==> run Y: inputs <==
## topmodule
module topmodule( input clk,
input rst,
output [3:0] anode,
output [7:0] cathode,
input B1, B2, B3, B4,
input [4:0] operation);
wire refreshclock;
wire refreshtick;
wire [1:0] refreshcounter;
wire [3:0] digit1;
wire [3:0] digit2;
wire [3:0] digit3;
wire [3:0] digit4;
wire [7:0] digit1disp;
wire [7:0] digit2disp;
wire [7:0] digit3disp;
wire [7:0] digit4disp;
wire dot;
wire [3:0] final1, final2, final3, final4; 
wire [13:0] result;     
wire negative_sign;                
clockDivider refreshclockGenerator( .clk(clk),.clk_out(refreshclock),.tick(refreshtick),.rst(rst));
refreshCounter counter(.clk(clk),.rst(rst),.en(refreshtick),.refreshcounter(refreshcounter));
anodeControl anodeControl(.refreshcounter(refreshcounter),.anode(anode));
increment case1(.clk(clk), .en(refreshtick), .rst(rst),.button(B1),.in(digit1));
increment case2(.clk(clk), .en(refreshtick), .rst(rst),.button(B2),.in(digit2));
increment case3(.clk(clk), .en(refreshtick), .rst(rst),.button(B3),.in(digit3));
increment case4(.clk(clk), .en(refreshtick), .rst(rst),.button(B4),.in(digit4));
operations operate(.clk(clk), .en(refreshtick),.operation(operation), .reset(rst), .dig1(digit1), .dig2(digit2), .dig3(digit3),.dig4(digit4), .result(result), .negative_sign(negative_sign),.dot(dot));
seperate_results seperate(.clk(clk), .en(refreshtick), .result(result), .final1(final1), .final2(final2), .final3(final3), .final4(final4));
seven_seg display1(.clk(clk), .en(refreshtick),.in(final1),.dot(1'b1),.rst(rst),.out(digit1disp));
seven_seg display2(.clk(clk), .en(refreshtick),.in(final2),.dot(1'b1),.rst(rst),.out(digit2disp));
seven_seg display3(.clk(clk), .en(refreshtick),.in(final3),.dot(dot),.rst(rst),.out(digit3disp));
seven_seg display4(.clk(clk), .en(refreshtick),.in((negative_sign) ? 4'b1010 : final4),.dot(1'b1),.rst(rst),.out(digit4disp)); 
BCDcontrol control(.digit1(digit1disp), .digit2(digit2disp),.digit3(digit3disp), .digit4(digit4disp),.refreshcounter(refreshcounter),.outDigit(cathode));
endmodule
export LEC_CHECK = 0
export ABC_AREA = 1
export CAP_MARGIN = 20
export CORE_MARGIN = 2
export CORE_UTILIZATION = 71
export PLACE_DENSITY_LB_ADDON = 0.24
export SETUP_SLACK_MARGIN = 4.37
export SLEW_MARGIN = 20
create_clock -name core_clock -period 23.7 [get_ports {clk}]
run.sh (not shown) runs the stock make flow with config.mk's settings and CLKGATE_MAP_FILE=.
==> run E: changes against run Y <==
- CORE_UTILIZATION: 71 -> 68
- PLACE_DENSITY_LB_ADDON: 0.24 -> not set
- SETUP_SLACK_MARGIN: 4.37 -> not set
==> comparison table <==
quantity                                                             run Y           run E
Width of the die                                                    173 um          176 um
Placement Cell Area                                             21100 um^2      21000 um^2
Instance tally after logic synthesis                                  3000            3000
Final HPWL DP                                                     39000 um        39000 um
Die extent in y                                                     173 um          176 um
Core box area                                                   27900 um^2      29400 um^2
Flip-flop and latch count after synthesis                              140             140
Site row count                                                          61              63
Number of setup buffers added after CTS                                152               0
Placed Cells                                                          3390            3414
Resized Gates After CTS                                                 87               4
Final RePlAce weighted congestion                                    0.951           0.980
Distinct lib cells used                                                 64              64
CTS Hold Buffers Added                                                   0               0
Minimum setup slack after placement                             -0.0807 ns      -0.0288 ns
Input/output buffers                                                    21              21
Status                                              stopped before the end  finished clean
Last stage reached                                          global routing               -
Share of the core filled by cells before placement                   72.4%           68.6%
Die area                                                        29800 um^2      31000 um^2

* * *

==> run a: inputs <==
==> flow/design.v <==
`timescale 1ns / 1ps
module clockDivider(input clk, rst, output reg clk_out, output tick);
reg [31:0] count; 
parameter n = 20;
always @ (posedge(clk), posedge(rst)) begin 
if (rst == 1'b1)
count <= 32'b0;
else if (count == n-1)
count <= 32'b0;
else
count <= count + 1;
end
always @ (posedge(clk), posedge(rst)) begin
if (rst == 1'b1)
clk_out <= 1'b0;
else if (count == n-1)
  clk_out <= ~clk_out;
else
 clk_out <= clk_out;
end
assign tick = (count == n-1) & ~clk_out;
endmodule
`timescale 1ns / 1ps
module refreshCounter(
input clk,
input rst,
input en,
output reg[1:0] refreshcounter
    );
    always@(posedge clk, posedge rst)
    if (rst)
    refreshcounter <= 2'd0;
    else if (en)
    refreshcounter <= refreshcounter +1; 
endmodule
`timescale 1ns / 1ps
module anodeControl(
input [1:0] refreshcounter,
output reg [3:0] anode
    );
    always @(refreshcounter)
    begin 
    case(refreshcounter)
    2'b00:
      anode= 4'b1110;
    2'b01:
      anode= 4'b1101;
    2'b10:
      anode= 4'b1011;
    2'b11:
      anode= 4'b0111;
      endcase
      end
endmodule
`timescale 1ns / 1ps
module increment(
input clk,
input rst,
input en,
input button,
output reg [3:0]in 
    );
        reg push_f;
       reg push_sync;
       reg push_sync_f;
       wire push_edge;
       always@(posedge clk, posedge rst) begin
       if (rst) begin
           push_f <= 1'b0;
           push_sync <= 1'b0;
       end else if (en) begin
           push_f <= button;
           push_sync <= push_f;    
       end
       end
       always @(posedge clk, posedge rst) begin
       if (rst) begin
           push_sync_f <= 1'b0;
       end else if (en) begin
           push_sync_f <= push_sync;
           end
       end
       assign push_edge = push_sync & ~push_sync_f;
       always @(posedge clk, posedge rst)
       begin
       if(rst)begin
       in<=0;
       end
       else if (en && push_edge)
       begin
          if (in!=9)
          in<=in+1;
          else
          in<=0;
          end
      end
endmodule
module operations(
input clk,
input en,
input [4:0] operation,
input reset,
input [3:0] dig1, dig2, dig3, dig4,
output reg [13:0] result,
output reg  negative_sign,
output reg dot
    );
    reg [7:0] num1, num2;
    always @(posedge clk) begin
      if (en) begin
        if (reset == 1) begin
            num1 <= 0;
            num2 <= 0;
        end
        else begin
            num1 <= (dig1 * 10) + dig2;
            num2 <= (dig3 * 10) + dig4;
        end
      end
    end
    always @(posedge (clk))
     begin
      if (en) begin
        if (reset == 1) begin
            result <= 16'b0;
             negative_sign <= 0;
             dot<=0;
        end
        else if (operation[0] == 1) begin     
            result <= num1 + num2;
             negative_sign <= 0;
             dot<=1;
        end
        else if (operation[1] == 1) begin     
          if (num1==num2) begin
                      result <= 0;
                      negative_sign <= 0;
                      dot<=1;
                  end
            if (num1>num2) begin
                result <= num1 - num2;
                negative_sign <= 0;
                dot<=1;
            end
            if (num2>num1) begin
                result <= num2 - num1;
                negative_sign <=  1;
                dot<=1;
            end
        end
        else if (operation[2] == 1) begin     
            result <= num1 * num2;
             negative_sign <= 0;
             dot<=1;
        end
        else if (operation[3] == 1) begin     
            result <= (num2 == 0) ? 14'd0 : num1 / num2;
             negative_sign <= 0;
            dot<=1;
        end
         else if (operation[4] == 1) begin     
                   result<= (num1 *100) + num2;
                    negative_sign <= 0;
                   dot<=0;
               end
        else
        begin
        result<= (num1 *100) + num2;
        negative_sign <= 0;
        dot<=0;
        end
      end
   end
endmodule
`timescale 1ns / 1ps
module seperate_results(input clk,
input en,
input [13:0] result,
output reg [3:0] final1, final2, final3, final4
    );
    always @(posedge clk) begin
        if (en) begin
        final1<= (result)%10;
        final2<= (result/10)%10;
        final3<= (result/100)%10;
        final4<= (result/1000)%10;
        end
    end
endmodule
module seven_seg(
input clk,
input rst,
input en,
input [3:0] in,
input dot,
output reg [7:0] out
    );
    always @(posedge(clk)) begin
                  if (en) begin
                    case(in)
                        4'b0000:             
                        out[6:0] <= 7'b0000001;    
                        4'b0001:             
                         out[6:0] <= 7'b1001111;
                        4'b0010:             
                         out[6:0] <= 7'b0010010; 
                        4'b0011:             
                         out[6:0] <= 7'b0000110;
                        4'b0100:             
                         out[6:0] <= 7'b1001100;
                        4'b0101:             
                         out[6:0] <= 7'b0100100;
                        4'b0110:             
                         out[6:0] <= 7'b0100000;
                        4'b0111:             
                         out[6:0] <= 7'b0001111;
                        4'b1000:             
                         out[6:0] <= 7'b0000000;
                        4'b1001:             
                         out[6:0] <= 7'b0000100;
                        4'b1010: 
                         out[6:0] <= 7'b1111110;                        
                        default:
                         out[6:0] <= out[6:0];
                    endcase 
                    out[7] <= dot;
                  end
    end
endmodule
`timescale 1ns / 1ps
module BCDcontrol(
input [7:0] digit1,
input [7:0] digit2,
input [7:0] digit3,
input [7:0] digit4,
input [1:0] refreshcounter,
output reg [7:0] outDigit
    );
    always @(*)
        begin 
        case(refreshcounter)
        2'd0:
          outDigit= digit1;
        2'd1:
          outDigit= digit2;
        2'd2:
          outDigit= digit3;
        2'd3:
          outDigit= digit4;
          endcase
          end
endmodule
module topmodule( input clk,
input rst,
output [3:0] anode,
output [7:0] cathode,
input B1, B2, B3, B4,
input [4:0] operation);
wire refreshclock;
wire refreshtick;
wire [1:0] refreshcounter;
wire [3:0] digit1;
wire [3:0] digit2;
wire [3:0] digit3;
wire [3:0] digit4;
wire [7:0] digit1disp;
wire [7:0] digit2disp;
wire [7:0] digit3disp;
wire [7:0] digit4disp;
wire dot;
wire [3:0] final1, final2, final3, final4; 
wire [13:0] result;     
wire negative_sign;                
clockDivider refreshclockGenerator( .clk(clk),.clk_out(refreshclock),.tick(refreshtick),.rst(rst));
refreshCounter counter(.clk(clk),.rst(rst),.en(refreshtick),.refreshcounter(refreshcounter));
anodeControl anodeControl(.refreshcounter(refreshcounter),.anode(anode));
increment case1(.clk(clk), .en(refreshtick), .rst(rst),.button(B1),.in(digit1));
increment case2(.clk(clk), .en(refreshtick), .rst(rst),.button(B2),.in(digit2));
increment case3(.clk(clk), .en(refreshtick), .rst(rst),.button(B3),.in(digit3));
increment case4(.clk(clk), .en(refreshtick), .rst(rst),.button(B4),.in(digit4));
operations operate(.clk(clk), .en(refreshtick),.operation(operation), .reset(rst), .dig1(digit1), .dig2(digit2), .dig3(digit3),.dig4(digit4), .result(result), .negative_sign(negative_sign),.dot(dot));
seperate_results seperate(.clk(clk), .en(refreshtick), .result(result), .final1(final1), .final2(final2), .final3(final3), .final4(final4));
seven_seg display1(.clk(clk), .en(refreshtick),.in(final1),.dot(1'b1),.rst(rst),.out(digit1disp));
seven_seg display2(.clk(clk), .en(refreshtick),.in(final2),.dot(1'b1),.rst(rst),.out(digit2disp));
seven_seg display3(.clk(clk), .en(refreshtick),.in(final3),.dot(dot),.rst(rst),.out(digit3disp));
seven_seg display4(.clk(clk), .en(refreshtick),.in((negative_sign) ? 4'b1010 : final4),.dot(1'b1),.rst(rst),.out(digit4disp)); 
BCDcontrol control(.digit1(digit1disp), .digit2(digit2disp),.digit3(digit3disp), .digit4(digit4disp),.refreshcounter(refreshcounter),.outDigit(cathode));
endmodule
==> flow/run.sh <==
#!/bin/bash
# the make line also repeats each setting of config.mk as NAME=value (left out here)
make -C /OpenROAD-flow-scripts/flow DESIGN_CONFIG=/design/flow/config.mk WORK_HOME=/design/flow/orfs CLKGATE_MAP_FILE= finish
==> flow/config.mk <==
export PLATFORM = sky130hd
export DESIGN_NAME = topmodule
export DESIGN_NICKNAME = topmodule
export VERILOG_FILES = /design/flow/design.v
export SDC_FILE = /design/flow/constraint.sdc
export NUM_CORES = 4
export LEC_CHECK = 0
export ABC_AREA = 1
export CAP_MARGIN = 0
export CELL_PAD_IN_SITES_DETAIL_PLACEMENT = 0
export CELL_PAD_IN_SITES_GLOBAL_PLACEMENT = 0
export CORE_ASPECT_RATIO = 0.67
export CORE_MARGIN = 2
export CORE_UTILIZATION = 72
export CTS_CLUSTER_DIAMETER = 233
export CTS_CLUSTER_SIZE = 72
export MAX_ROUTING_LAYER = met5
export MIN_ROUTING_LAYER = met1
export PLACE_DENSITY = 0.42
export SETUP_SLACK_MARGIN = -0.38
export SLEW_MARGIN = 30
==> flow/constraint.sdc <==
create_clock -name core_clock -period 19.0 [get_ports {clk}]
set_input_delay 3.8000 -clock core_clock [delete_from_list [all_inputs] [get_ports {clk}]]
set_output_delay 3.8000 -clock core_clock [all_outputs]
set_load 0.01 [all_outputs]
==> inputs of run b, as changes to run a <==
==> flow/config.mk (replaced) <==
export PLATFORM = sky130hd
export DESIGN_NAME = topmodule
export DESIGN_NICKNAME = topmodule
export VERILOG_FILES = /design/flow/design.v
export SDC_FILE = /design/flow/constraint.sdc
export NUM_CORES = 4
export LEC_CHECK = 0
export ABC_AREA = 1
export CAP_MARGIN = 20
export CORE_MARGIN = 2
export CORE_UTILIZATION = 70
export SLEW_MARGIN = 20
==> flow/constraint.sdc (replaced) <==
create_clock -name core_clock -period 40.4 [get_ports {clk}]
set_input_delay 8.0800 -clock core_clock [delete_from_list [all_inputs] [get_ports {clk}]]
set_output_delay 8.0800 -clock core_clock [all_outputs]
set_load 0.01 [all_outputs]
==> inputs of run c, as changes to run a <==
==> flow/config.mk (replaced) <==
export PLATFORM = sky130hd
export DESIGN_NAME = topmodule
export DESIGN_NICKNAME = topmodule
export VERILOG_FILES = /design/flow/design.v
export SDC_FILE = /design/flow/constraint.sdc
export NUM_CORES = 4
export LEC_CHECK = 0
export ABC_AREA = 1
export CAP_MARGIN = 20
export CELL_PAD_IN_SITES_DETAIL_PLACEMENT = 0
export CELL_PAD_IN_SITES_GLOBAL_PLACEMENT = 3
export CORE_ASPECT_RATIO = 0.67
export CORE_MARGIN = 2
export CORE_UTILIZATION = 72
export CTS_CLUSTER_DIAMETER = 215
export MAX_ROUTING_LAYER = met4
export MIN_ROUTING_LAYER = met1
export PLACE_DENSITY_LB_ADDON = 0.01
export SETUP_SLACK_MARGIN = 5.0
export SLEW_MARGIN = 30
==> flow/constraint.sdc (replaced) <==
create_clock -name core_clock -period 32.7 [get_ports {clk}]
set_input_delay 6.5400 -clock core_clock [delete_from_list [all_inputs] [get_ports {clk}]]
set_output_delay 6.5400 -clock core_clock [all_outputs]
set_load 0.01 [all_outputs]
==> CHANGELOG.md <==
### Metrics

* Die W at 208 µm
* Halt Stage: global placement without I/O (3_1_place_gp_skip_io)
* Placeable Area at 0.0277 mm²
* Die Y-Extent at 141 µm
* FP Util at 0.727
* Chip area at 0.0294 mm²
* Row cnt at 50
* Count leader, synth: nand2_1
* Post-synth EDFFs at 77
* Seq share, synth at 0.193
* Yosys cell types at 64
* Run Error: [ERROR FLW-0024] Place density exceeds 1.0 (current PLACE_DENSITY_LB_ADDON =  0.01). Please check if the value of  PLACE_DENSITY_LB_ADDON is between 0 and 0.99.
* Synth top area cells: ha_1 (13%), nand2_1 (13%), edfxtp_1 (11%)
* Outcome: aborted with a tool error
* Yosys chip area at 0.0202 mm²
the above is filed under run c

==> CHANGELOG.md <==
### Metrics

* Outcome: aborted with a tool error
* Halt Stage: global routing (5_1_grt)
* Run Error: [ERROR GRT-0232] Routing congestion too high. Check the congestion heatmap in the GUI.
* Row cnt at 50
* Placeable Area at 0.0277 mm²
* Yosys chip area at 0.0202 mm²
* Post-synth EDFFs at 77
* Die Y-Extent at 141 µm
* Chip area at 0.0294 mm²
* Die W at 208 µm
* Count leader, synth: nand2_1
* Seq share, synth at 0.193
* Synth Instances at 3000
* CTS Buffer Depth at 2
* Synth top area cells: ha_1 (13%), nand2_1 (13%), edfxtp_1 (11%)
* FP Util at 0.727
the above is filed under run a

==> CHANGELOG.md <==
## Implementation

* Yosys cell types at 64
* Final min period at 27.38 ns
* Die Y-Extent at 174 µm
* Seq share, synth at 0.193
* Synth top area cells: ha_1 (13%), nand2_1 (13%), edfxtp_1 (11%)
* Outcome: no timing/DRC/antenna violations
* Post-synth EDFFs at 77
* Row cnt at 62
* Yosys chip area at 0.0202 mm²
* Placeable Area at 0.0285 mm²
* Chip area at 0.0302 mm²
* Hold Path Sink: display3.out[7]
* Count leader, synth: nand2_1
the above is filed under run b

